Setup of v53:
Design CPU, start of the top module:
module CPU(
    input               clk         ,
    input               rstn        ,
    input               rf_dcp_rd   ,
    input [4:0]         rf_addr     ,
    output reg [31:0]   rf_out      ,
    output [7:0]        imem_addr   ,
    input [31:0]        imem_rdata  ,
    output [7:0]        dmem_addr   ,
    output [31:0]       dmem_wdata  ,
    output              dmem_we     ,
    input [31:0]        dmem_rdata  ,
    output              stop
    );
    reg [31:0]   md          ;
    reg [31:0]   y           ;
    wire [31:0]  pc          ;
    wire [31:0]  npc         ;
    reg [31:0]   imm         ;
    reg [31:0]   ir          ;
    reg [31:0]   a           ;
    reg [31:0]   b           ;
    wire [2:0]   branch      ;
    wire         MemRead     ;
    wire         MemWrite    ;
    wire         MemtoReg    ;
    wire [2:0]   ALUOP       ;
    wire         ALUSrc1     ;
    wire [1:0]   ALUSrc2     ;
    wire         RegWrite    ;
    wire [2:0]   zero        ;
    wire [2:0]   mode        ;
    wire         uors        ;
    wire [2:0]   extmode1    ;
    wire [2:0]   extmode2    ;
    wire [2:0]   extmode2_m  ;
    wire         sp_sign     ;
    wire [31:0]  md_ext      ;
    wire  eflush;
    wire  dstall;
    wire  fstall;
    wire  flush;
    wire [31:0]         a0;
    wire [31:0]         b0;
    wire [31:0]         imm_0;
    reg [31:0]          b_m;
    reg [31:0]           b_m_0;
    reg [31:0] md_n;
    reg [4:0]          rs1;
    reg [4:0]          rs2;
    reg [4:0]          rd;
    reg [4:0]          rd_m;
    reg [4:0]          rd_w;
    reg [31:0]          pc_d;
    reg [31:0]          pc_e;
    wire [4:0]  ra      ;
    wire [4:0]  wa      ;
    wire        rf_we   ;
    wire [31:0] rf_wd   ;
    wire [31:0] wdto_rf ;
    wire [7:0]  dm_a    ;
    wire [31:0] dm_d    ;
    wire        dm_we   ;
    wire [31:0] md_wd   ;
    wire [31:0] inst;
    wire [31:0] result;
    wire [31:0] md_read;
    wire  RegWrite_m;
    wire [1:0] afwd;
    wire [1:0] bfwd;
    always @(posedge clk) begin
        if(!rstn) begin
            ir<=0;
            y<=0;
            md<=0;
            imm<=0;
  ...
clock: 7.05 ns
lec_check: 0
cap_margin: 20
core_margin: 2
core_utilization: 60
cts_cluster_diameter: 28
cts_cluster_size: 41
setup_slack_margin: 1.68
slew_margin: 20
run.sh (not shown) runs the stock make flow with config.mk's settings and CLKGATE_MAP_FILE=.
[flow] v53 | stages: complete | final checks: fail | reason: negative setup slack
Setup changes, v53 to v56
Settings: clearing CTS_CLUSTER_DIAMETER, which used to be 28; clearing CTS_CLUSTER_SIZE, which used to be 41; swapping 60 for 40 in CORE_UTILIZATION; clearing SETUP_SLACK_MARGIN, which used to be 1.68; swapping 7.05 for 10.5 in the clock period (ns, I/O delays scaled along).
==> comparison <==
- v56 has completed all stages; timing, DRC and antenna checks passed.
- v56 vs. v53: global routing met1 resource utilization decreased by 22 points relative to the old numbers, global-route wire length before repair decreased by about 6% relative to the old numbers, non-clock buffer count in the final layout decreased by 427 relative to the old numbers, critical path depth decreased by 3 relative to the old numbers, cell-internal power decreased by 51% relative to the old numbers.
Input-level comparison between v1 and v56:
Settings: CORE_UTILIZATION: 40 -> 61; CTS_CLUSTER_SIZE: unset -> 14; the clock period (ns, I/O delays scaled along): 10.5 -> 6.52.
- The flow for v1 finished, though final verification flagged negative setup slack.
- The run showing the smaller area used by multi-input combinational logic is v56.
- Higher combinational share of power among v56 and v1: v1
- Re inverter count: no difference whatsoever between v56 and v1.
- Cmp v1 vs v56: final-layout worst hold slack higher in v1
- Looking at maximum number of pins on one net before global-route repair across v56 and v1, the one that comes out lower is v1.
- Post-route standard cell area excluding fillers in v1 is about 4.7% above v56.
- Compared with v56, v1 shows number of buffers other than clock buffers in the final layout that has gone up by more than 100%.
- v56 has lower total routed wirelength than v1.
- Compare v56 and v1 | core utilization higher: v1
- v56 has lower portion of the layout cell area used by non-clock buffers than v1.

========
== v7 ==
CPU again, from the RTL that the note above started with.
export LEC_CHECK = 0
export CAP_MARGIN = 20
export CORE_ASPECT_RATIO = 1.16
export CORE_MARGIN = 2
export CORE_UTILIZATION = 72
export CTS_CLUSTER_DIAMETER = 362
export CTS_CLUSTER_SIZE = 31
export HOLD_SLACK_MARGIN = 0.24
export PLACE_DENSITY_LB_ADDON = 0.0
export SETUP_SLACK_MARGIN = 0.43
export SLEW_MARGIN = 20
export TNS_END_PERCENT = 20
create_clock -name core_clock -period 5.92 [get_ports {clk}]
For v7, the flow was terminated by a tool error in global routing (5_1_grt) and produced no final design.
### v7 -> v38
- a deleted TNS_END_PERCENT that had been 20
- a deleted CTS_CLUSTER_DIAMETER that had been 362
- a deleted HOLD_SLACK_MARGIN that had been 0.24
- a deleted CTS_CLUSTER_SIZE that had been 31
- a deleted CORE_ASPECT_RATIO that had been 1.16
- a deleted SETUP_SLACK_MARGIN that had been 0.43
- a deleted PLACE_DENSITY_LB_ADDON that had been 0.0
- a change of CORE_UTILIZATION from 72 to 40
- a change of the clock period (ns, I/O delays scaled along) from 5.92 to 10.2
Findings:
The lower width of the die came out of v7.
Chip area in the Yosys report came out exactly the same in v38 and v7.
Area after synthesis came out exactly the same in v38 and v7.
Post-synthesis register bit count came out exactly the same in v38 and v7.
Core area (v7 / v38): 0.55
Compared with v7, die size in v38 increased by more than half.
v38: PASS, flow complete, no timing, DRC or antenna violations
For v29, these inputs were changed with respect to v38:
- setting SETUP_SLACK_MARGIN to 1.66 for the first time
==> results <==
v29 completed; timing, DRC and antenna clean
As far as area of the die goes, v38 and v29 are indistinguishable; the numbers are identical.
~same worst hold slack in v38 and v29
In v29 the setup slack turned out 1.13 ns higher than in v38.
Here is what was changed in the inputs of v52 compared with v29.
- SETUP_SLACK_MARGIN no longer set, was 1.66
- CORE_UTILIZATION now 72, was 40
- PLACE_DENSITY_LB_ADDON now 0.2, previously not set
- CTS_CLUSTER_SIZE now 17, previously not set
- the clock period (ns, I/O delays scaled along) now 6.76, was 10.2
Results
Among v52 and v29, a clean, completed layout was produced by v29 alone. v52 does better than v29 on overall chip area. v52 vs v29: number of buffers inserted by post-CTS setup repair up. Per the comparison of v52 with v29, number of cells in Yosys stat closely matched the old numbers, die extent in y decreased by about 25% relative to the old numbers.
The inputs of v24 differ from those of v52 as listed below.
- CORE_UTILIZATION now 57, was 72
- PLACE_DENSITY_LB_ADDON no longer set, was 0.2
- SETUP_SLACK_MARGIN now 1.82, previously not set
- CTS_CLUSTER_SIZE no longer set, was 17
- the clock period (ns, I/O delays scaled along) now 6.87, was 6.76
==> results <==
v52: it failed with a tool error in global routing (5_1_grt), so there are no final results. v24 -> stages 100% | layout checks FAIL | setup timing. Of v52 and v24, the run reporting the higher cell total after placement was v24. | area of the core | lower: v52 |. Summary of v24 over v52: initial core utilization -15 points; CTS buffer count moved up; final weighted congestion of routability-driven global placement down about 11%; post-cts gate resize count went down.
Power figures rest on the tool's default switching activity, not on a simulated workload.
